## ember
// buck_v1_0
module buck_v1_0 #(
  parameter model_data_width = 25,
  parameter model_decimal_width = 16
)(
  input aclk, 
  input resetn, 
  input clock_enable,
  input pwm, 
  input signed [model_data_width-1:0] input_voltage,
  input signed [model_data_width-1:0] period_inductor,
  input signed [model_data_width-1:0] period_capacitor,
  input signed [model_data_width-1:0] inverse_resistor,
  output reg signed [model_data_width-1:0] inductor_current,
  output signed [model_data_width-1:0] capacitor_current,
  output signed [model_data_width-1:0] output_current,
  output reg signed [model_data_width-1:0] output_voltage  
);
  wire signed [model_data_width-1:0] voltage_diff;  
  wire signed [(model_data_width*2)-1:0] voltage_diff_intl_2width;  
  wire signed [model_data_width-1:0] voltage_diff_intl;  
  wire signed [(model_data_width*2)-1:0] capacitor_current_intc_2width;  
  wire signed [model_data_width-1:0] capacitor_current_intc;  
  wire signed [(model_data_width*2)-1:0] output_current_2width;  
  assign voltage_diff = pwm? input_voltage - output_voltage: -output_voltage;
  assign voltage_diff_intl_2width = voltage_diff * period_inductor;
  assign voltage_diff_intl = voltage_diff_intl_2width >>> model_decimal_width;
  always @(posedge aclk)
    if (!resetn)
      inductor_current <= 0;
    else 
      if (clock_enable)
        inductor_current <= inductor_current + voltage_diff_intl;
  assign capacitor_current = inductor_current - output_current;
  assign capacitor_current_intc_2width = capacitor_current * period_capacitor;
  assign capacitor_current_intc = capacitor_current_intc_2width >>> model_decimal_width;
  always @(posedge aclk)
    if (!resetn)
      output_voltage <= 0;
    else 
      if (clock_enable)
        output_voltage <= output_voltage + capacitor_current_intc;
  assign output_current_2width = output_voltage * inverse_resistor;
  ...
clock: 14.4 ns
lec_check: 0
abc_area: 1
cap_margin: 20
core_aspect_ratio: 0.5
core_margin: 2
core_utilization: 72
cts_cluster_diameter: 372
cts_cluster_size: 98
place_density: 0.39
slew_margin: 20
tns_end_percent: 30
run.sh (not shown) runs the stock make flow with config.mk's settings and CLKGATE_MAP_FILE=.
ember: GRT-0232 in 5_1_grt -> run aborted
--- input diff ember..juniper ---
Settings: setting SETUP_SLACK_MARGIN to 2.72 for the first time; removing CORE_ASPECT_RATIO (formerly 0.5); changing ABC_AREA from 1 to 0; changing the clock period (ns, I/O delays scaled along) from 14.4 to 16.4.
Notes after the runs:
juniper completed end to end; final checks failed (setup timing). Floorplan row count: juniper > ember. Measured against ember, the final RePlAce weighted congestion of juniper comes out at 0.904 times the reference value. The die of juniper is smaller than the one used in ember. Relative to ember, post-placement worst setup slack has decreased by 250 ps in juniper. Against ember, juniper reports a fraction of the mapped netlist area in simple logic gates that is lower. Sort juniper and ember by core region area asc -> top: juniper. Between juniper and ember, the synthesized cell count is higher for ember.
Edits applied to the flow inputs when going from juniper to indigo:
Settings: CORE_UTILIZATION: 72 -> 68; SETUP_SLACK_MARGIN: 2.72 -> unset; ABC_AREA: 0 -> unset; CTS_CLUSTER_DIAMETER: 372 -> 364; TNS_END_PERCENT: 30 -> unset; PLACE_DENSITY: 0.39 -> unset; CTS_CLUSTER_SIZE: 98 -> 41; the clock period (ns, I/O delays scaled along): 16.4 -> 17.2.
Notes after the runs:
To summarise indigo: no stage aborted, but the layout did not pass its checks, failing on setup timing. indigo vs juniper — design area dropped slightly. Higher cell count goes to indigo over juniper. Worst slack on hold paths deteriorates in indigo relative to juniper.
### indigo -> nickel
Settings: CAP_MARGIN: 20 -> 10; HOLD_SLACK_MARGIN: unset -> -0.08; the clock period (ns, I/O delays scaled along): 17.2 -> 14.0.
--- outcome ---
- STATUS run=nickel STAGES=ALL_DONE FINAL_CHECKS=FAILED CAUSE=setup timing
- Utilization (nickel over indigo): increase, 1.7 points
- Comparing indigo and nickel, the higher buffers plus inverters on the worst setup path is on indigo.
- Required time of the critical path came out lower on nickel than on indigo.
- Count of buffers not belonging to the clock network in the layout was lower in the run labelled indigo.
- Placed cell area: higher on nickel
- Going from indigo to nickel, synthesis-to-finish area growth went up by 2.5 points, wire length the detailed router placed on met1 went up by 2.1 mm, setup slack after layout went down by 2720 ps.
[inputs] maple vs nickel
Settings: a change of CORE_UTILIZATION from 68 to 70; an added SETUP_SLACK_MARGIN of -1.34; a change of the clock period (ns, I/O delays scaled along) from 14.0 to 13.7.
Notes after the runs:
Layout checks on maple: not met. Flow itself completed; violations: setup timing.
Total routing usage reported by global routing delta for maple relative to nickel: 0.55 points higher
Routed length per instance down 1.9% in maple wrt nickel
Fraction of standard cell area in multi-input logic in maple is 0.22 points higher than in nickel
Taking nickel as the reference point, the layout overhead on the synthesized area of maple falls by 2.2 points.
maple against nickel: placeable core area went down by 3000 sq um; number of standard cells in the layout, taps in and fillers out shows a reduction of 104; clock tree buffer count of the final layout decreased 1; first-pass GRT wire length moved down.
The relative slew slack of maple was superior to that of nickel.
> inputs changed (maple -> willow)
Settings: CTS_CLUSTER_DIAMETER: 364 -> unset; SETUP_SLACK_MARGIN: -1.34 -> unset; CTS_CLUSTER_SIZE: 41 -> unset; CORE_UTILIZATION: 70 -> 65; HOLD_SLACK_MARGIN: -0.08 -> unset; CAP_MARGIN: 10 -> 20; the clock period (ns, I/O delays scaled along): 13.7 -> 25.4.
Findings:
- willow went all the way through synthesis, placement and routing and the layout is clean on timing, DRC and antenna.
- Logic share of the area | willow above maple
- Antenna cell count (willow over maple): decrease, 2
- Final layout net count ended up 7.0% lower on willow than on maple.
- willow: total met3 wirelength after detailed routing is about 28% lower than what maple reported.
- The met1 wire length reported for willow is greater than that of maple by 2.2%.

---

== pepper ==
The RTL this note starts from:
==> flow/design.v <==
module buck_v1_0 #(
  parameter model_data_width = 25,
  parameter model_decimal_width = 16
)(
  input aclk, 
  input resetn, 
  input clock_enable,
  input pwm, 
  input signed [model_data_width-1:0] input_voltage,
  input signed [model_data_width-1:0] period_inductor,
  input signed [model_data_width-1:0] period_capacitor,
  input signed [model_data_width-1:0] inverse_resistor,
  output reg signed [model_data_width-1:0] inductor_current,
  output signed [model_data_width-1:0] capacitor_current,
  output signed [model_data_width-1:0] output_current,
  output reg signed [model_data_width-1:0] output_voltage  
);
  wire signed [model_data_width-1:0] voltage_diff;  
  wire signed [(model_data_width*2)-1:0] voltage_diff_intl_2width;  
  wire signed [model_data_width-1:0] voltage_diff_intl;  
  wire signed [(model_data_width*2)-1:0] capacitor_current_intc_2width;  
  wire signed [model_data_width-1:0] capacitor_current_intc;  
  wire signed [(model_data_width*2)-1:0] output_current_2width;  
  assign voltage_diff = pwm? input_voltage - output_voltage: -output_voltage;
  assign voltage_diff_intl_2width = voltage_diff * period_inductor;
  assign voltage_diff_intl = voltage_diff_intl_2width >>> model_decimal_width;
  always @(posedge aclk)
    if (!resetn)
      inductor_current <= 0;
    else 
      if (clock_enable)
        inductor_current <= inductor_current + voltage_diff_intl;
  assign capacitor_current = inductor_current - output_current;
  assign capacitor_current_intc_2width = capacitor_current * period_capacitor;
  assign capacitor_current_intc = capacitor_current_intc_2width >>> model_decimal_width;
  always @(posedge aclk)
    if (!resetn)
      output_voltage <= 0;
    else 
      if (clock_enable)
        output_voltage <= output_voltage + capacitor_current_intc;
  assign output_current_2width = output_voltage * inverse_resistor;
  assign output_current = output_current_2width >>> model_decimal_width;
endmodule
clock: 19.4 ns
lec_check: 0
cap_margin: 0
cell_pad_in_sites_global_placement: 1
core_margin: 2
core_utilization: 54
cts_cluster_diameter: 235
cts_cluster_size: 100
gpl_routability_driven: 0
min_routing_layer: met1
place_density_lb_addon: 0.16
slew_margin: 20
tns_end_percent: 10
The layout from pepper, despite a flow that completed every stage, fails the layout checks, with the failing checks listed as negative setup slack.
#### Input delta (zinc over pepper)
Settings: changing CTS_CLUSTER_SIZE from 100 to 57; changing CTS_CLUSTER_DIAMETER from 235 to 342; changing TNS_END_PERCENT from 10 to 95; changing CORE_UTILIZATION from 54 to 72; setting MAX_ROUTING_LAYER to met4 for the first time; changing CELL_PAD_IN_SITES_GLOBAL_PLACEMENT from 1 to 0.
[summary]
Via-per-instance ratio delta for zinc relative to pepper: 11% higher
Topmost layer with routed signal wires = met4: zinc; topmost layer with routed signal wires = met5: pepper
Although it ran to completion, zinc produced a layout that fails the final checks because of negative setup slack.
The wire length of the first global-routing pass of zinc was inferior to that of pepper.
#### Input delta (garnet over zinc)
Settings: HOLD_SLACK_MARGIN: unset -> 0.19; CELL_PAD_IN_SITES_DETAIL_PLACEMENT: unset -> 2; CORE_UTILIZATION: 72 -> 54; CELL_PAD_IN_SITES_GLOBAL_PLACEMENT: 0 -> 2; CTS_CLUSTER_DIAMETER: 342 -> 297; TNS_END_PERCENT: 95 -> 80; CTS_CLUSTER_SIZE: 57 -> unset; SETUP_SLACK_MARGIN: unset -> 0.93; ABC_AREA: unset -> 1; MAX_ROUTING_LAYER: met4 -> unset.
## What came out
- garnet is listed as incomplete: the tool reported an error in detailed placement and the run ended there.
- | zinc | all stages done | FAIL | negative setup slack |
- Chip area from the yosys synthesis statistics (garnet vs. zinc) increases by a few percent
- garnet against zinc: adder-cell area share of the yosys netlist moved down, total number of placement rows higher, die area increased 38%.
- On number of cells produced by synthesis: garnet sits above zinc.
- On die height, the higher figure sits with garnet, not zinc.
- Diff zinc -> garnet | core outline area | increase of 38%
- As far as number of buffers inserted by port buffering is concerned, garnet and zinc perform about the same.
- garnet vs zinc, fraction of the mapped netlist area in simple logic gates went up by 0.53 points.
- Cell area after synthesis was higher in garnet than in zinc.
The inputs of raven differ from those of garnet as listed below.
Settings: CELL_PAD_IN_SITES_DETAIL_PLACEMENT removed (was 2); CELL_PAD_IN_SITES_GLOBAL_PLACEMENT changed from 2 to 0; GPL_ROUTABILITY_DRIVEN changed from 0 to 1.
## What came out
- What ended garnet was a tool error in detailed placement; the run never finished.
- raven finished end to end and its layout was clean on timing, DRC and antenna.
- On count of state elements after synthesis, raven and garnet are basically level.
- From raven to garnet, number of nets at floorplan did not move at all.
- [compare] base=garnet new=raven: post-synthesis chip area from yosys level, count of mapped cells out of synthesis level.
